== run A ==
==> flow/design.v (excerpt) <==
module archon_top (
    input wire clk,
    input wire reset,  
    input wire [15:0] external_entropy_in,  
    input wire [7:0] analog_entropy_raw,    
    input wire [1:0] ml_predicted_action,  
    input wire ml_risk_flag_top,           
    input wire manual_lock_top,            
    input wire analog_lock_override,
    input wire analog_flush_override,
    input wire quantum_override_signal,  
    input wire [1:0] mission_profile,          
    input wire override_authentication_valid,  
    input wire [7:0] entropy_threshold_fsm,    
    output wire [3:0] cpu_debug_pc,
    output wire [15:0] cpu_debug_instr,
    output wire cpu_debug_stall,
    output wire cpu_debug_flush,
    output wire cpu_debug_lock,
    output wire [7:0] cpu_debug_fsm_entropy_log,
    output wire [2:0] cpu_debug_fsm_instr_type_log,
    output wire cpu_debug_hazard_flag,
    output wire [1:0] cpu_debug_fsm_state,
    output wire cpu_debug_shock_detected,
    output wire [1:0] cpu_debug_classified_entropy,
    output wire system_enable_fire_pulse  
);
    wire archon_top_internal_hazard_to_cpu = 1'b0;  
    pipeline_cpu u_pipeline_cpu (
        .clk(clk),
        .reset(reset),
        .external_entropy_in(external_entropy_in),
        .analog_entropy_raw_in(analog_entropy_raw),
        .ml_predicted_action(ml_predicted_action),  
        .ml_risk_flag_in(ml_risk_flag_top),
        .manual_lock_in(manual_lock_top),
        .internal_hazard_flag_for_fsm(archon_top_internal_hazard_to_cpu),
        .analog_lock_override_in(analog_lock_override),
  ...
For scale: roughly 370 flip-flops, roughly 85 I/O pins, roughly 0.026 sq mm of cells after synthesis.
make LEC_CHECK=0 ABC_AREA=1 CAP_MARGIN=15 CORE_ASPECT_RATIO=0.96 CORE_MARGIN=2 CORE_UTILIZATION=72 CTS_CLUSTER_DIAMETER=381 CTS_CLUSTER_SIZE=15 GPL_ROUTABILITY_DRIVEN=0 HOLD_SLACK_MARGIN=0.29 MAX_ROUTING_LAYER=met4 PLACE_DENSITY_LB_ADDON=0.06 SETUP_SLACK_MARGIN=-0.34 SLEW_MARGIN=15 TNS_END_PERCENT=95 finish   # period 9.88 ns
run.sh (not shown) runs the stock make flow with config.mk's settings and CLKGATE_MAP_FILE=.
Completing all stages was not enough for run A: its layout failed the final checks because of negative setup slack.
Changes in run B relative to run A:
Settings: PLACE_DENSITY_LB_ADDON: 0.06 -> unset; CORE_UTILIZATION: 72 -> 52; MAX_ROUTING_LAYER: met4 -> unset; GPL_ROUTABILITY_DRIVEN: 0 -> unset; ABC_AREA: 1 -> unset; CTS_CLUSTER_SIZE: 15 -> unset; HOLD_SLACK_MARGIN: 0.29 -> unset; CTS_CLUSTER_DIAMETER: 381 -> unset; SLEW_MARGIN: 15 -> 20; CAP_MARGIN: 15 -> 20; CORE_ASPECT_RATIO: 0.96 -> unset; SETUP_SLACK_MARGIN: -0.34 -> unset; TNS_END_PERCENT: 95 -> unset.
## What came out
Run B: complete, dirty (negative setup slack)
Against run A, fmax in run B fell by a few percent.
Taking run A as the reference point, the number of standard cells in the final layout excluding fillers of run B falls by about 5%.
Changes observed in run B relative to run A: share of the clock period used by the worst path after layout up 4.5 points, synthesis area per yosys saw an increase.
The run showing the smaller buffers inserted during post-CTS setup optimization is run B.
Changes in run C relative to run B:
Settings: swapping 52 for 66 in CORE_UTILIZATION; swapping 9.88 for 13.0 in the clock period (ns, I/O delays scaled along).
--- outcome ---
Run C finished all stages; the layout is clean.
Run C ended up with a higher total global routing track utilization than run B did.
Run B → run C: combined buffer and inverter count along the critical path now sits higher.
Changes in run D relative to run C:
Settings: swapping 13.0 for 13.2 in the clock period (ns, I/O delays scaled along).
Results
- Comparing run D against run C, there is no change at all in number of distinct standard cells referenced by the synthesized netlist.
- The higher global-route usage of run C and run D is in run C.
- Register fraction of the total cell area sits higher in run D than in run C.
- Summary of the comparison: non-clock buffer total of the final layout is lower in run D, relative to run C.
- Diff run C -> run D: proportion of final cell area spent on non-clock buffers has remained practically unchanged; design area has decreased; final critical-path setup slack has decreased; global-route met1 utilization has increased.
Input-level comparison between run E and run D:
Settings: an added CTS_CLUSTER_SIZE of 35; a change of CORE_UTILIZATION from 66 to 71; a change of the clock period (ns, I/O delays scaled along) from 13.2 to 11.0.
Delta (run E minus run D): wire length of the first global-routing pass rose by 2.4%; fraction of area in multi-input gates neither gained nor lost much; summed negative setup slack over all endpoints dropped 0.11 ns.
Relative to run D, sequential share of cell area has gone down in run E.
The clock buffer count in the final layout of run E falls short of that of run D by about 3.6%.
No crash in run E: every stage finished, but the layout fails its final checks due to negative setup slack.
Diff run D -> run E | met3 capacity usage during global routing | increase of 1.6 points
Going from run D to run E, minimum setup slack in the final design went down 0.38 ns.


Starting RTL as in the previous note.
Settings: LEC_CHECK=0, ABC_AREA=0, CAP_MARGIN=0, CELL_PAD_IN_SITES_DETAIL_PLACEMENT=2, CELL_PAD_IN_SITES_GLOBAL_PLACEMENT=3, CORE_ASPECT_RATIO=0.56, CORE_MARGIN=4, CORE_UTILIZATION=69, CTS_CLUSTER_SIZE=77, GPL_ROUTABILITY_DRIVEN=1, MAX_ROUTING_LAYER=met5, MIN_ROUTING_LAYER=met2, PLACE_DENSITY_LB_ADDON=0.22, SETUP_SLACK_MARGIN=1.76, SLEW_MARGIN=40, TNS_END_PERCENT=95; clock period 10.2 ns.
The starting point ended with an error in global placement without I/O (3_1_place_gp_skip_io).
Edit:
- ABC_AREA: 0 -> not set
- CAP_MARGIN: 0 -> 20
- CELL_PAD_IN_SITES_DETAIL_PLACEMENT: 2 -> not set
- CELL_PAD_IN_SITES_GLOBAL_PLACEMENT: 3 -> not set
- CORE_ASPECT_RATIO: 0.56 -> not set
- CORE_MARGIN: 4 -> 2
- CORE_UTILIZATION: 69 -> 40
- CTS_CLUSTER_SIZE: 77 -> not set
- GPL_ROUTABILITY_DRIVEN: 1 -> not set
- MAX_ROUTING_LAYER: met5 -> not set
- MIN_ROUTING_LAYER: met2 -> not set
- PLACE_DENSITY_LB_ADDON: 0.22 -> not set
- SETUP_SLACK_MARGIN: 1.76 -> not set
- SLEW_MARGIN: 40 -> 20
- TNS_END_PERCENT: 95 -> not set
- clock period: 10.2 -> 17.8 ns (I/O delays scaled with it)
With this change the flow finished with timing, DRC and antenna clean.
Area after synthesis does not change.
Die area is higher by about 64%.
Synthesized cell count does not change.
Edit:
- CTS_CLUSTER_SIZE: not set -> 10
- SETUP_SLACK_MARGIN: not set -> 1.94
- clock period: 17.8 -> 7.28 ns (I/O delays scaled with it)
After rerunning: The new run reached the layout checks and failed them: negative setup slack; area after synthesis is unchanged; routed wire length went up by 6.4%; utilization went up by 3.2 points; clock skew went up by 0.027 ns; sequential share of layout area went down by 2.0 points; design area went up by 7.3%.
Edit:
- CTS_CLUSTER_SIZE: 10 -> not set
- SETUP_SLACK_MARGIN: 1.94 -> not set
- clock period: 7.28 -> 20.0 ns (I/O delays scaled with it)
This time the run produced a clean layout; cell area came out lower by a few percent; sequential share of layout area came out higher by 2.0 points; die area does not change; setup slack gains 4.6 ns; sequential cell count is unchanged; count of clock-buffer cells in the layout does not change; area after synthesis stays the same; cell count came out lower by a few percent; clock skew came out lower by 0.017 ns.
Edit:
- CELL_PAD_IN_SITES_DETAIL_PLACEMENT: not set -> 1
- CELL_PAD_IN_SITES_GLOBAL_PLACEMENT: not set -> 3
Cell area hardly moves. Sequential cell count stays the same. Final cell count is about the same. Hold slack improved by 0.0035 ns. First-iteration DRC count fell by a quarter to a third. Sequential share of layout area barely changes. Clock-buffer cell count increases by 2. Wire length came out higher by about a fifth. Core utilization barely changes. Global-route usage went up by 3.5 points.
Edit:
- CELL_PAD_IN_SITES_DETAIL_PLACEMENT: 1 -> not set
- CELL_PAD_IN_SITES_GLOBAL_PLACEMENT: 3 -> not set
- CORE_UTILIZATION: 40 -> 70
- clock period: 20.0 -> 6.22 ns (I/O delays scaled with it)
With this change the flow completed, yet does not pass: negative setup slack.
Hold slack barely changes.
Setup slack degrades by 5.2 ns.
Global-route usage goes up by 15 points.
Sequential share of layout area shrinks by 1.4 points.
Count of clock-buffer cells in the layout went down by 8.
